## std_fp_smult_pipe
module std_fp_smult_pipe #(
    parameter WIDTH = 32,
    parameter INT_WIDTH = 16,
    parameter FRAC_WIDTH = 16
) (
    input  [WIDTH-1:0]              left,
    input  [WIDTH-1:0]              right,
    input  logic                    reset,
    input  logic                    go,
    input  logic                    clk,
    output logic [WIDTH-1:0]        out,
    output logic                    done
);
For scale: ~99 flip-flops, roughly 100 I/O pins.
export LEC_CHECK = 0
export CAP_MARGIN = 0
export CELL_PAD_IN_SITES_DETAIL_PLACEMENT = 0
export CORE_ASPECT_RATIO = 0.91
export CORE_MARGIN = 2
export CORE_UTILIZATION = 72
export CTS_CLUSTER_DIAMETER = 100
export CTS_CLUSTER_SIZE = 100
export GPL_ROUTABILITY_DRIVEN = 0
export PLACE_DENSITY = 0.63
export SETUP_SLACK_MARGIN = 1.03
export SLEW_MARGIN = 15
create_clock -name core_clock -period 7.73 [get_ports {clk}]
run.sh (not shown) runs the stock make flow with config.mk's settings and CLKGATE_MAP_FILE=.
The baseline produced a layout that fails on negative setup slack.
Rerun with:
Settings changed: CAP_MARGIN 0 to 20, CELL_PAD_IN_SITES_DETAIL_PLACEMENT 0 to default, CORE_ASPECT_RATIO 0.91 to default, CORE_UTILIZATION 72 to 40, CTS_CLUSTER_DIAMETER 100 to default, CTS_CLUSTER_SIZE 100 to default, GPL_ROUTABILITY_DRIVEN 0 to default, PLACE_DENSITY 0.63 to default, SETUP_SLACK_MARGIN 1.03 to default, SLEW_MARGIN 15 to 20.
Clock period 7.73 ns to 7.37 ns, I/O delays scaled along.
- Now the flow completed with no timing, DRC or antenna violations
- global-route usage is lower by 23 points
- die area increases by 78%
- hold slack improves by 0.010 ns
- final area drops by 5.0%
- critical path depth fell by 2
- maximum frequency increases by 8.1%
- utilization came out lower by 41 points
- power goes down by 8.3%
- clock skew goes down by 0.0062 ns
Rerun with:
Settings changed: CORE_UTILIZATION 40 to 68, CTS_CLUSTER_SIZE from default to 39.
Clock period 7.37 ns to 5.72 ns, I/O delays scaled along.
Result: This time the run finished with negative setup slack left. Fmax stays flat. Cell area went up by 8.0%. Clock skew went up by 0.015 ns. Sequential power went up by 28%.
Rerun with:
Settings changed: CORE_UTILIZATION 68 to 72, CTS_CLUSTER_DIAMETER from default to 175, CTS_CLUSTER_SIZE 39 to 96, TNS_END_PERCENT from default to 5.
Clock period 5.72 ns to 6.75 ns, I/O delays scaled along.
Result:
- The new run reached the layout checks and failed them: negative setup slack
- power shrinks by 20%
- die area shrinks by 5.5%
- count of clock-buffer cells in the layout grows by 1
- first-iteration DRC count grows by 7.6%
- cell count shrinks by 2.6%
- setup slack improved by 0.90 ns
- non-clock buffer count shrinks by 92


== run A ==
Starting RTL as in the previous note.
Settings: LEC_CHECK=0, ABC_AREA=1, CAP_MARGIN=20, CORE_ASPECT_RATIO=1.32, CORE_MARGIN=2, CORE_UTILIZATION=72, CTS_CLUSTER_DIAMETER=193, CTS_CLUSTER_SIZE=96, SETUP_SLACK_MARGIN=0.4, SLEW_MARGIN=20; clock period 2.74 ns.
Run A got as far as global routing (5_1_grt), where a tool error ended the run.
Inputs modified between run A and run B:
Settings: CORE_ASPECT_RATIO no longer set, was 1.32; ABC_AREA no longer set, was 1; CTS_CLUSTER_DIAMETER no longer set, was 193; CTS_CLUSTER_SIZE no longer set, was 96; SETUP_SLACK_MARGIN no longer set, was 0.4; CORE_UTILIZATION now 66, was 72; the clock period (ns, I/O delays scaled along) now 5.11, was 2.74.
Notes after the runs:
- Final checks on run B, whose flow otherwise completed, came back failing, citing negative setup slack.
- There was hardly any difference in area share of and-or/or-and cells after synthesis between run B and run A.
- Higher die area was reported by run B, not run A.
- Looking at area fraction in and, or, nand and nor cells, run B sits above run A.
- Between run B and run A, it is run B whose count of standard-cell rows is lower, by 11.
- Run B vs run A: number of nets at floorplan down in run B
Edits applied to the flow inputs when going from run B to run C:
Settings: a change of CORE_UTILIZATION from 66 to 40; a change of the clock period (ns, I/O delays scaled along) from 5.11 to 7.5.
[summary]
To summarise run B: no stage aborted, but the layout did not pass its checks, failing on negative setup slack. Run C: PASS, flow complete, no timing, DRC or antenna violations. [compare] base=run B new=run C: final wirelength lost about 16%; initial antenna violation count lost 3. Taking run B as the reference, in run C delay of the slowest critical-path stage fell by 0.08 ns, required time reported for the critical path endpoint rose by 2.42 ns, post-route worst setup slack rose by 2.48 ns, maximum resistive drop on vdd fell by 38%.


Setup of run 1:
std_fp_smult_pipe again, from the RTL that the note above started with.
==> flow/config.mk <==
export PLATFORM = sky130hd
export DESIGN_NAME = std_fp_smult_pipe
export DESIGN_NICKNAME = std_fp_smult_pipe
export VERILOG_FILES = /design/flow/design.v
export SDC_FILE = /design/flow/constraint.sdc
export NUM_CORES = 4
export LEC_CHECK = 0
export ABC_AREA = 1
export CAP_MARGIN = 0
export CELL_PAD_IN_SITES_GLOBAL_PLACEMENT = 1
export CORE_MARGIN = 2
export CORE_UTILIZATION = 40
export CTS_CLUSTER_DIAMETER = 332
export CTS_CLUSTER_SIZE = 66
export HOLD_SLACK_MARGIN = -0.07
export PLACE_DENSITY = 0.89
export SLEW_MARGIN = 0
==> flow/constraint.sdc <==
create_clock -name core_clock -period 7.5 [get_ports {clk}]
set_input_delay 1.5000 -clock core_clock [delete_from_list [all_inputs] [get_ports {clk}]]
set_output_delay 1.5000 -clock core_clock [all_outputs]
set_load 0.01 [all_outputs]
## Diff of input files: run 2 against run 1
Settings: CAP_MARGIN now 20, was 0; CTS_CLUSTER_DIAMETER now 162, was 332; CELL_PAD_IN_SITES_GLOBAL_PLACEMENT no longer set, was 1; CORE_UTILIZATION now 70, was 40; HOLD_SLACK_MARGIN no longer set, was -0.07; CTS_CLUSTER_SIZE now 100, was 66; PLACE_DENSITY no longer set, was 0.89; SLEW_MARGIN now 20, was 0; ABC_AREA no longer set, was 1.
[summary]
Between run 2 and run 1, it is run 2 whose wire length reported by the detailed router is lower, by 4600 µm. Clock group share of total power (lower): run 1. On minimum period implied by the final worst setup slack: between run 2 and run 1, it ends up lower for run 1. Number of distinct library cell variants in the gate-level netlist after synthesis: run 2 vs run 1 up 14. Compared with run 1, in run 2 sequential portion of the cell area moved up; register-to-register slack moved down.
#### Input delta (run 3 over run 2)
Settings: changing CORE_UTILIZATION from 70 to 57; setting HOLD_SLACK_MARGIN to -0.07 for the first time; setting PLACE_DENSITY to 0.37 for the first time; changing CTS_CLUSTER_SIZE from 100 to 87; setting ABC_AREA to 1 for the first time; changing CTS_CLUSTER_DIAMETER from 162 to 332; changing CAP_MARGIN from 20 to 0; changing SLEW_MARGIN from 20 to 0.
==> comparison <==
Half-perimeter wire length after detailed placement: run 3 and run 2 compared, lower one is run 2
Area added between synthesis and finish in run 3 is 0.63 points below run 2.
Setup WNS run 2 -> run 3: better
Run 3 vs. run 2: combinational cell fraction of total power saw an increase, count of multi-input gates went up by 323.
Taking run 2 as 1.0, run 3 lands at 1.09 on final wirelength.
Side by side, placed instance area turned out higher in run 3 than in run 2.
Re critical path depth: run 3 is 4 up on run 2.
Looking at run 3 and run 2, the portion of the layout cell area used by clock cells is a wash.
Final critical-path share of the clock period ended up 1.7 points lower on run 3 than on run 2.
In the reports for run 3 and run 2, the smaller total vias in the final route belongs to run 2.
Inputs modified between run 3 and run 4:
Settings: SLEW_MARGIN now 20, was 0; CAP_MARGIN now 20, was 0; HOLD_SLACK_MARGIN no longer set, was -0.07; CTS_CLUSTER_DIAMETER now 55, was 332; ABC_AREA no longer set, was 1; CORE_UTILIZATION now 68, was 57; PLACE_DENSITY no longer set, was 0.37; SETUP_SLACK_MARGIN now 1.07, previously not set; CTS_CLUSTER_SIZE no longer set, was 87.
==> comparison <==
Run 4 vs run 3, capture point of the critical path: comp.out_tmp[41] vs comp.out_tmp[45]
On post-synthesis xor/xnor area fraction: between run 3 and run 4, it ends up lower for run 3.
Taking run 3 as the reference point, the share of the clock period used by the worst path after layout of run 4 rises by 0.16 points.
Against run 3, run 4 comes in 1100 lower on count of placed standard cells including taps.
The register-to-register setup slack was comparable across run 3 and run 4.
[inputs] run 5 vs run 4
Settings: CAP_MARGIN: 20 -> 0; SLEW_MARGIN: 20 -> 0; ABC_AREA: unset -> 1; HOLD_SLACK_MARGIN: unset -> -0.07; CTS_CLUSTER_SIZE: unset -> 100; SETUP_SLACK_MARGIN: 1.07 -> unset; TNS_END_PERCENT: unset -> 5; CTS_CLUSTER_DIAMETER: 55 -> 332.
## What came out
- Critical path depth in run 5 is 14% above run 4.
- Run 4 → run 5: cell count went up; die area went up.
For run 6, these inputs were changed with respect to run 5:
Settings: swapping 5 for 25 in TNS_END_PERCENT; swapping 68 for 26 in CORE_UTILIZATION; swapping 0 for 20 in CAP_MARGIN; putting GPL_TIMING_DRIVEN at 0 where nothing was set; clearing HOLD_SLACK_MARGIN, which used to be -0.07; clearing CTS_CLUSTER_DIAMETER, which used to be 332; putting MAX_ROUTING_LAYER at met4 where nothing was set; swapping 100 for 53 in CTS_CLUSTER_SIZE; putting CELL_PAD_IN_SITES_GLOBAL_PLACEMENT at 0 where nothing was set; putting CELL_PAD_IN_SITES_DETAIL_PLACEMENT at 2 where nothing was set; swapping 1 for 0 in ABC_AREA; swapping 0 for 20 in SLEW_MARGIN; swapping 2 for 9 in CORE_MARGIN.
==> results <==
Run 6 finished every stage; the final checks, however, were not passed, the failures being negative setup slack.
Higher combinational logic power among run 5 and run 6: run 6
Run 5 → run 6: switching part of the total power shows an increase of 2.2 points; final HPWL from detailed placement shows an increase of 68%.
Power figures rest on the tool's default switching activity, not on a simulated workload.
